Setup of delta:
Design conv_1d, start of the top module:
module conv_1d #(
    parameter DATA_WIDTH  = 8,
    parameter KERNEL_SIZE = 16
) (
    input logic clk,
    input logic arst_n,
    input  logic [DATA_WIDTH-1:0] signal_data,
    input  logic                  signal_vld,
    input  logic                  signal_last,
    output logic                  signal_rdy,
    input  logic [KERNEL_SIZE*DATA_WIDTH-1:0] kernel,
    output logic [DATA_WIDTH*2+$clog2(KERNEL_SIZE)-1:0] result_data,
    output logic                    result_vld,
    output logic                    result_last,
    input  logic                    result_rdy
);
clock: 5.17 ns
lec_check: 0
cap_margin: 15
core_margin: 2
core_utilization: 72
hold_slack_margin: 0.3
setup_slack_margin: 0.67
slew_margin: 30
tns_end_percent: 5
run.sh (not shown) runs the stock make flow with config.mk's settings and CLKGATE_MAP_FILE=.
delta: all stages done; final checks FAILED (negative setup slack).
--- input diff delta..raven ---
- clearing HOLD_SLACK_MARGIN, which used to be 0.3
- swapping 15 for 20 in CAP_MARGIN
- clearing SETUP_SLACK_MARGIN, which used to be 0.67
- swapping 72 for 70 in CORE_UTILIZATION
- clearing TNS_END_PERCENT, which used to be 5
- swapping 30 for 20 in SLEW_MARGIN
- swapping 5.17 for 5.26 in the clock period (ns, I/O delays scaled along)
## What came out
raven vs. delta: met3 usage went up by 1.9 points. Compared with delta, raven shows a worst path setup slack after routing that is 0.21 ns higher. delta vs raven, slowest cell on the critical path: sky130_fd_sc_hd__fa_2 vs sky130_fd_sc_hd__fa_1. raven: all stages done; final checks FAILED (negative setup slack). Comparing raven and delta, the higher vertical die dimension is on raven.
> inputs changed (raven -> xenon)
- SETUP_SLACK_MARGIN: unset -> 1.36
- the clock period (ns, I/O delays scaled along): 5.26 -> 4.74
Between raven and xenon, the flow reports pin count of the biggest net entering global routing decreasing by a little under 10%.
[xenon vs raven] worst-margin pin slew: lower in xenon
Looking at sequential share of layout area, xenon sits 1.7 points lower than raven does.
xenon had finished all stages when the layout checks came back failing, citing negative setup slack.
Summary: with raven as the reference, instance count after placement with tap cells included in xenon moved up by a few percent.
Routed wire in xenon totals more than in raven.
Going from raven to xenon, length of the first detailed-routing pass in iterations went down 1.
diff inputs: xenon => sierra
- swapping 1.36 for 0.81 in SETUP_SLACK_MARGIN
- swapping 70 for 72 in CORE_UTILIZATION
- putting CTS_CLUSTER_SIZE at 15 where nothing was set
- swapping 4.74 for 5.61 in the clock period (ns, I/O delays scaled along)
--- outcome ---
sierra has completed all stages; timing, DRC and antenna checks passed. Summary — count of inserted tapcells, sierra relative to xenon: lower, by 19. Looking only at cell area after layout, and setting everything else aside, the lower value of xenon and sierra goes to sierra. sierra ends up with a die size that is 2.7% lower than in xenon.

* * *

Starting RTL as in the previous note.
Settings: LEC_CHECK=0, ABC_AREA=1, CAP_MARGIN=10, CORE_MARGIN=2, CORE_UTILIZATION=72, CTS_CLUSTER_DIAMETER=256, CTS_CLUSTER_SIZE=34, GPL_ROUTABILITY_DRIVEN=0, GPL_TIMING_DRIVEN=1, HOLD_SLACK_MARGIN=0.24, MIN_ROUTING_LAYER=met1, PLACE_DENSITY=0.64, SLEW_MARGIN=20, TNS_END_PERCENT=80; clock period 3.54 ns.
The starting point failed in 5_1_grt (ODB-0269).
Then changed:
ABC_AREA = not set   (was 1)
CORE_ASPECT_RATIO = 0.71   (was not set)
CTS_CLUSTER_DIAMETER = not set   (was 256)
CTS_CLUSTER_SIZE = 100   (was 34)
GPL_ROUTABILITY_DRIVEN = not set   (was 0)
GPL_TIMING_DRIVEN = not set   (was 1)
HOLD_SLACK_MARGIN = not set   (was 0.24)
MIN_ROUTING_LAYER = not set   (was met1)
PLACE_DENSITY = not set   (was 0.64)
SETUP_SLACK_MARGIN = 0.71   (was not set)
TNS_END_PERCENT = 75   (was 80)
clock period = 5.26 ns   (was 3.54 ns; I/O delays follow)
Effect:
- The new run finished but fails on setup timing
- synthesized area fell by 4.0%
- synthesized cell count came out lower by 21%
- die size is lower by 3.9%
Then changed:
CAP_MARGIN = 20   (was 10)
CORE_ASPECT_RATIO = not set   (was 0.71)
CORE_UTILIZATION = 70   (was 72)
CTS_CLUSTER_SIZE = not set   (was 100)
SETUP_SLACK_MARGIN = not set   (was 0.71)
TNS_END_PERCENT = not set   (was 75)
clock period = 5.17 ns   (was 5.26 ns; I/O delays follow)
The new run produced a layout that fails on setup timing. Design area drops by 0.70%. Utilization drops by 3.1 points.
Then changed:
CORE_UTILIZATION = 56   (was 70)
SETUP_SLACK_MARGIN = 0.97   (was not set)
clock period = 4.05 ns   (was 5.17 ns; I/O delays follow)
The changed run completed, yet does not pass: setup timing.
Utilization decreases by 4.4 points.
Routed wire length increases by about 12%.
Setup slack is worse by 0.86 ns.
Then changed:
CAP_MARGIN = 15   (was 20)
CORE_UTILIZATION = 72   (was 56)
SETUP_SLACK_MARGIN = 0.67   (was 0.97)
clock period = 5.17 ns   (was 4.05 ns; I/O delays follow)
- The new run ran to the end with violations: setup timing
- utilization climbs by 8.9 points
- setup slack improved by 0.90 ns
- non-clock buffer count drops by 676
- cell count drops by roughly a tenth
- wire length drops by a few percent
- die area drops by about a fifth
- count of clock-buffer cells in the layout drops by 11

* * *

Starting RTL as in the previous note.
==> flow/config.mk <==
export PLATFORM = sky130hd
export DESIGN_NAME = conv_1d
export DESIGN_NICKNAME = conv_1d
export VERILOG_FILES = /design/flow/design.v
export SDC_FILE = /design/flow/constraint.sdc
export NUM_CORES = 4
export LEC_CHECK = 0
export CAP_MARGIN = 20
export CORE_MARGIN = 2
export CORE_UTILIZATION = 38
export SETUP_SLACK_MARGIN = -0.13
export SLEW_MARGIN = 10
==> flow/constraint.sdc <==
create_clock -name core_clock -period 6.0 [get_ports {clk}]
set_input_delay 1.2000 -clock core_clock [delete_from_list [all_inputs] [get_ports {clk}]]
set_output_delay 1.2000 -clock core_clock [all_outputs]
set_load 0.01 [all_outputs]
==> next run, changes <==
ABC_AREA = 1   (was default)
CELL_PAD_IN_SITES_GLOBAL_PLACEMENT = 1   (was default)
CORE_MARGIN = 10   (was 2)
CORE_UTILIZATION = 40   (was 38)
HOLD_SLACK_MARGIN = -0.03   (was default)
PLACE_DENSITY_LB_ADDON = 0.16   (was default)
SETUP_SLACK_MARGIN = 0.53   (was -0.13)
SLEW_MARGIN = 40   (was 10)
TNS_END_PERCENT = 40   (was default)
Via count goes up by roughly a tenth.
Cell count climbs by about a fifth.
Final area came out higher slightly.
Utilization rose by 0.94 points.
==> next run, changes <==
ABC_AREA = default   (was 1)
CELL_PAD_IN_SITES_GLOBAL_PLACEMENT = default   (was 1)
CORE_MARGIN = 2   (was 10)
CORE_UTILIZATION = 72   (was 40)
HOLD_SLACK_MARGIN = default   (was -0.03)
PLACE_DENSITY = 0.92   (was default)
PLACE_DENSITY_LB_ADDON = default   (was 0.16)
SETUP_SLACK_MARGIN = -0.02   (was 0.53)
SLEW_MARGIN = 20   (was 40)
TNS_END_PERCENT = default   (was 40)
clock period = 5.62 ns   (was 6.0 ns; I/O delays follow)
Result: The new run completed, yet does not pass: negative setup slack. Flip-flop count stays the same. Worst setup slack got worse by 1800 ps. Count of clock-buffer cells in the layout rises by 3. Via count rises by 7.4%. Critical path depth falls by 3. Routed wire length rises by 17%. Worst hold slack is about the same.
==> next run, changes <==
CAP_MARGIN = 0   (was 20)
PLACE_DENSITY = default   (was 0.92)
This time the run produced a clean layout.
Non-clock buffer count climbs by 14.
Synthesized area stays the same.
Final area hardly moves.
Synthesized cell count stays the same.
Register-to-register slack gains 1200 ps.
Clock skew drops by 7.5 ps.
Setup slack gains 1200 ps.
Cell count is about the same.
First-iteration DRC count drops by well over a third.
